==> flow/design.v (excerpt) <==
module BobTop (
	clock,
	reset,
	rx,
	runway_override,
	emergency_override,
	tx,
	framing_error,
	runway_active,
	emergency,
	receiving,
	sending
);
Size in the first run: ~1,900 cells after synthesis, ~300 flip-flops, ~13 I/O pins, about 15,000 um^2 of cells after synthesis.
clock: 9.82 ns
lec_check: 0
abc_area: 1
cap_margin: 5
cell_pad_in_sites_detail_placement: 0
cell_pad_in_sites_global_placement: 0
core_margin: 2
core_utilization: 72
cts_cluster_diameter: 166
cts_cluster_size: 15
gpl_timing_driven: 1
hold_slack_margin: 0.09
max_routing_layer: met5
place_density: 0.78
slew_margin: 40
run.sh (not shown) runs the stock make flow with config.mk's settings and CLKGATE_MAP_FILE=.
==> next run, changes <==
==> flow/config.mk (replaced) <==
export PLATFORM = sky130hd
export DESIGN_NAME = BobTop
export DESIGN_NICKNAME = BobTop
export VERILOG_FILES = /design/flow/design.v
export SDC_FILE = /design/flow/constraint.sdc
export NUM_CORES = 4
export LEC_CHECK = 0
export ABC_AREA = 1
export CAP_MARGIN = 0
export CORE_MARGIN = 2
export CORE_UTILIZATION = 72
export CTS_CLUSTER_SIZE = 14
export PLACE_DENSITY_LB_ADDON = 0.15
export SETUP_SLACK_MARGIN = 2.89
export SLEW_MARGIN = 20
Die size stays the same; design area climbs by 2.2%; global-route usage climbs by 0.65 points; critical path depth does not change; clock-buffer cell count climbs by 6; via count climbs by 2.2%.
==> next run, changes <==
--- a/flow/config.mk
+++ b/flow/config.mk
@@ -12,4 +12,4 @@
 export CTS_CLUSTER_SIZE = 14
-export PLACE_DENSITY_LB_ADDON = 0.15
-export SETUP_SLACK_MARGIN = 2.89
+export PLACE_DENSITY_LB_ADDON = 0.12
+export SETUP_SLACK_MARGIN = 2.86
 export SLEW_MARGIN = 20
Global-route usage stays flat.
Setup slack loses 55 ps.
Non-clock buffer count grows by 2.
Clock skew shrinks by 14 ps.
Core utilization shrinks by 0.31 points.
Via count shrinks by 0.56%.
Power shrinks by 1.8%.
==> next run, changes <==
--- a/flow/config.mk
+++ b/flow/config.mk
@@ -8,8 +8,7 @@
 export ABC_AREA = 1
-export CAP_MARGIN = 0
+export CAP_MARGIN = 20
 export CORE_MARGIN = 2
 export CORE_UTILIZATION = 72
-export CTS_CLUSTER_SIZE = 14
-export PLACE_DENSITY_LB_ADDON = 0.12
-export SETUP_SLACK_MARGIN = 2.86
+export CTS_CLUSTER_DIAMETER = 151
+export SETUP_SLACK_MARGIN = 2.91
 export SLEW_MARGIN = 20
What happened:
- The new run went through all stages and came out clean
- power decreases by 0.74%
- die area is unchanged
- sequential share of layout area hardly moves
- hold slack gets better by 14 ps
- routed wire length decreases by 2.5%
- sequential power barely changes
- final area barely changes
- core utilization barely changes
- via count decreases by 1.3%
- clock skew increases by 4.4 ps
- area after synthesis does not change

========
Setup of JK:
Starting RTL as in the previous note.
Settings: LEC_CHECK=0, CAP_MARGIN=20, CELL_PAD_IN_SITES_DETAIL_PLACEMENT=2, CORE_MARGIN=2, CORE_UTILIZATION=18, CTS_CLUSTER_DIAMETER=364, CTS_CLUSTER_SIZE=20, GPL_TIMING_DRIVEN=1, SETUP_SLACK_MARGIN=1.1, SLEW_MARGIN=20; clock period 9.91 ns.
Relative to JK, the following input files were edited for MS:
- setting TNS_END_PERCENT to 5 for the first time
- removing CELL_PAD_IN_SITES_DETAIL_PLACEMENT (formerly 2)
- setting HOLD_SLACK_MARGIN to -0.08 for the first time
- removing SETUP_SLACK_MARGIN (formerly 1.1)
- removing GPL_TIMING_DRIVEN (formerly 1)
- removing CTS_CLUSTER_DIAMETER (formerly 364)
- removing CTS_CLUSTER_SIZE (formerly 20)
- changing CORE_UTILIZATION from 18 to 58
- changing the clock period (ns, I/O delays scaled along) from 9.91 to 24.2
--- outcome ---
Sequential fraction of total cell area, MS and JK: larger value in MS
Part of the cycle the worst path needs: higher on JK
When the final numbers for MS and JK were put side by side, the final worst-path setup slack turned out to be smaller in JK.
MS vs JK: clock transition at the registers of the reported paths down
MS vs JK: total die size down by more than half
Power is estimated from default activity; no workload was simulated.
